==> flow/design.v (excerpt) <==
module HW3_FPMUL_754SP(Clk, Rst, St, FPmplier, FPmcand, Done, Ovf, Unf, FPproduct);
clock: 5.62 ns
lec_check: 0
abc_area: 0
cap_margin: 0
cell_pad_in_sites_detail_placement: 0
core_margin: 2
core_utilization: 70
cts_cluster_diameter: 321
cts_cluster_size: 58
hold_slack_margin: -0.09
max_routing_layer: met5
setup_slack_margin: 1.46
slew_margin: 15
tns_end_percent: 5
run.sh (not shown) runs the stock make flow with config.mk's settings and CLKGATE_MAP_FILE=.
The baseline never finished: it broke off in 5_1_grt.
Rerun with:
Settings changed: CORE_UTILIZATION 70 to 65, CTS_CLUSTER_DIAMETER 321 to 285, HOLD_SLACK_MARGIN -0.09 to default.
Effect: The new run ran to the end with violations: negative setup slack. Die area increases by 7.5%. Area after synthesis stays the same. Synthesized cell count does not change.
Rerun with:
Settings changed: CORE_UTILIZATION 65 to 72, PLACE_DENSITY from default to 0.72, SETUP_SLACK_MARGIN 1.46 to 1.48.
Now the flow died in 5_1_grt.
Die area goes down by 9.5%.
Synthesized area is unchanged.
Synthesized cell count stays the same.
Rerun with:
Settings changed: ABC_AREA 0 to 1, CTS_CLUSTER_SIZE 58 to 72, PLACE_DENSITY 0.72 to default, SETUP_SLACK_MARGIN 1.48 to -0.53, TNS_END_PERCENT 5 to 20.
Clock period 5.62 ns to 6.8 ns, I/O delays scaled along.
Effect: Now the flow finished but fails on negative setup slack; synthesized cell count rose by 29%; die area is higher by 7.4%; area after synthesis is higher by 7.6%.
Rerun with:
Settings changed: ABC_AREA 1 to default, CAP_MARGIN 0 to 20, CELL_PAD_IN_SITES_DETAIL_PLACEMENT 0 to default, CORE_UTILIZATION 72 to 69, CTS_CLUSTER_DIAMETER 285 to default, CTS_CLUSTER_SIZE 72 to default, MAX_ROUTING_LAYER met5 to default, SETUP_SLACK_MARGIN -0.53 to default, SLEW_MARGIN 15 to 20, TNS_END_PERCENT 20 to default.
Clock period 6.8 ns to 8.51 ns, I/O delays scaled along.
After rerunning: The changed run finished but failed the layout checks on negative setup slack. Critical path depth went down by 2. Synthesized cell count went down by 23%. Clock skew went down by 0.0087 ns. Utilization went down by 1.3 points. Setup slack gets better by 0.77 ns. Clock-buffer cell count stays the same.


== willow ==
Starting RTL as in the previous note.
clock: 4.75 ns
lec_check: 0
abc_area: 1
cap_margin: 20
cell_pad_in_sites_detail_placement: 1
core_margin: 2
core_utilization: 33
cts_cluster_diameter: 263
cts_cluster_size: 28
gpl_routability_driven: 1
gpl_timing_driven: 0
min_routing_layer: met2
place_density_lb_addon: 0.23
slew_margin: 20
tns_end_percent: 30
Layout checks on willow: not met. Flow itself completed; violations: negative setup slack.
Edits applied to the flow inputs when going from willow to sierra:
Settings: TNS_END_PERCENT removed (was 30); PLACE_DENSITY_LB_ADDON changed from 0.23 to 0.2; CELL_PAD_IN_SITES_DETAIL_PLACEMENT removed (was 1); CORE_UTILIZATION changed from 33 to 72; CTS_CLUSTER_SIZE removed (was 28); MIN_ROUTING_LAYER removed (was met2); GPL_TIMING_DRIVEN removed (was 0); CTS_CLUSTER_DIAMETER removed (was 263); ABC_AREA removed (was 1); SETUP_SLACK_MARGIN newly set to -0.09; GPL_ROUTABILITY_DRIVEN removed (was 1); the clock period (ns, I/O delays scaled along) changed from 4.75 to 8.4.
Notes after the runs:
The final report for sierra shows a completed flow and a layout that fails verification, specifically max-capacitance violations, max-slew violations, negative setup slack.
Compared to willow, the router laid down less metal wire for sierra.
Setup slack: sierra more than willow
Input changes introduced in ember (baseline for comparison: sierra):
Settings: SETUP_SLACK_MARGIN now 2.3, was -0.09; CTS_CLUSTER_SIZE now 38, previously not set; CTS_CLUSTER_DIAMETER now 237, previously not set; ABC_AREA now 0, previously not set; the clock period (ns, I/O delays scaled along) now 8.6, was 8.4.
## What came out
- The flow ended early for ember: it failed with a tool error in global routing.
- Between ember and sierra, it is ember whose post-DP HPWL is lower, by 4.3%.
- The number of flops mapped to enable cells by yosys on ember is in line with that on sierra.
- Area fraction in mux cells: sierra vs ember identical
- Against sierra, ember reports a placed cell count that is lower.
- ember against sierra: worst-case setup slack after placement moved up, area after synthesis level, final weighted congestion in routability-driven placement moved down.
- [compare] base=sierra new=ember: number of buffers inserted by post-CTS setup repair up 113, area of placed instances went up by 0.99%.
#### Input delta (yarrow over ember)
Settings: CTS_CLUSTER_SIZE: 38 -> 62; ABC_AREA: 0 -> unset; SETUP_SLACK_MARGIN: 2.3 -> unset; CTS_CLUSTER_DIAMETER: 237 -> unset.
==> comparison <==
Of ember and yarrow, none finishes clean. ember did not finish; a tool error ended it in global routing. Between ember and yarrow, the number of buffers inserted by post-CTS setup repair is lower for yarrow. The final reports for yarrow and ember show post-place instance area lower in the former. Between ember and yarrow, the difference in mux share of post-synthesis cell area is negligible. Number of buffers on the longest clock path essentially unchanged between ember and yarrow.


HW3_FPMUL_754SP again, from the RTL that the note above started with.
export LEC_CHECK = 0
export CAP_MARGIN = 20
export CORE_MARGIN = 2
export CORE_UTILIZATION = 65
export SETUP_SLACK_MARGIN = -0.74
export SLEW_MARGIN = 20
export TNS_END_PERCENT = 5
create_clock -name core_clock -period 8.5 [get_ports {Clk}]
The baseline reached the layout checks and failed them: setup timing.
Next try:
- CTS_CLUSTER_SIZE: unset -> 37
- SETUP_SLACK_MARGIN: -0.74 -> unset
- TNS_END_PERCENT: 5 -> unset
- clock period: 8.5 -> 7.7 ns (I/O delays scaled with it)
The changed run reached the layout checks and failed them: setup timing.
Clock-buffer cell count falls by 1.
Setup slack is worse by 0.36 ns.
Flip-flop count does not change.
Final cell count is higher by 5.5%.
Synthesized area stays the same.
First-iteration DRC count increases by 130%.
Global-route usage increases by 8.6 points.
Next try:
- ABC_AREA: unset -> 1
- CORE_UTILIZATION: 65 -> 40
- CTS_CLUSTER_DIAMETER: unset -> 96
- CTS_CLUSTER_SIZE: 37 -> unset
- TNS_END_PERCENT: unset -> 30
- clock period: 7.7 -> 8.6 ns (I/O delays scaled with it)
=> With this change the flow finished clean. Non-clock buffer count drops by 377. Die area increases by well over a third. Hold slack is better by 0.0062 ns. Cell area went down by roughly a tenth. Synthesized cell count is higher by a quarter to a third. Cell count goes up by about a fifth. Area after synthesis rises by a little under a tenth.
Next try:
- CELL_PAD_IN_SITES_DETAIL_PLACEMENT: unset -> 1
- CORE_ASPECT_RATIO: unset -> 0.99
- CTS_CLUSTER_DIAMETER: 96 -> 170
- HOLD_SLACK_MARGIN: unset -> 0.04
- SLEW_MARGIN: 20 -> 5
- TNS_END_PERCENT: 30 -> unset
Flip-flop count does not change.
Design area barely changes.
Global-route usage rose by 3.5 points.
Wire length went up by about 17%.
Next try:
- ABC_AREA: 1 -> unset
- CELL_PAD_IN_SITES_DETAIL_PLACEMENT: 1 -> unset
- CORE_ASPECT_RATIO: 0.99 -> 0.94
- CTS_CLUSTER_DIAMETER: 170 -> 292
- CTS_CLUSTER_SIZE: unset -> 47
- HOLD_SLACK_MARGIN: 0.04 -> unset
- PLACE_DENSITY_LB_ADDON: unset -> 0.0
- SETUP_SLACK_MARGIN: unset -> -0.26
- SLEW_MARGIN: 5 -> 20
Now the flow finished but fails on setup timing. Die size decreases by 6.9%. Clock-buffer cell count rose by 1. Hold slack loses 0.013 ns.
Next try:
- CORE_ASPECT_RATIO: 0.94 -> 1.04
- SETUP_SLACK_MARGIN: -0.26 -> -0.34
After rerunning:
- The changed run completed and failed the layout checks on setup timing
- flip-flop count is unchanged
- cell count hardly moves
- clock skew barely changes
- worst setup slack loses 0.11 ns
- global-route usage went up by 0.25 points
- sequential share of layout area hardly moves
- core utilization went down by 0.56 points
- via count went up by 0.53%
- maximum frequency went down by 1.2%
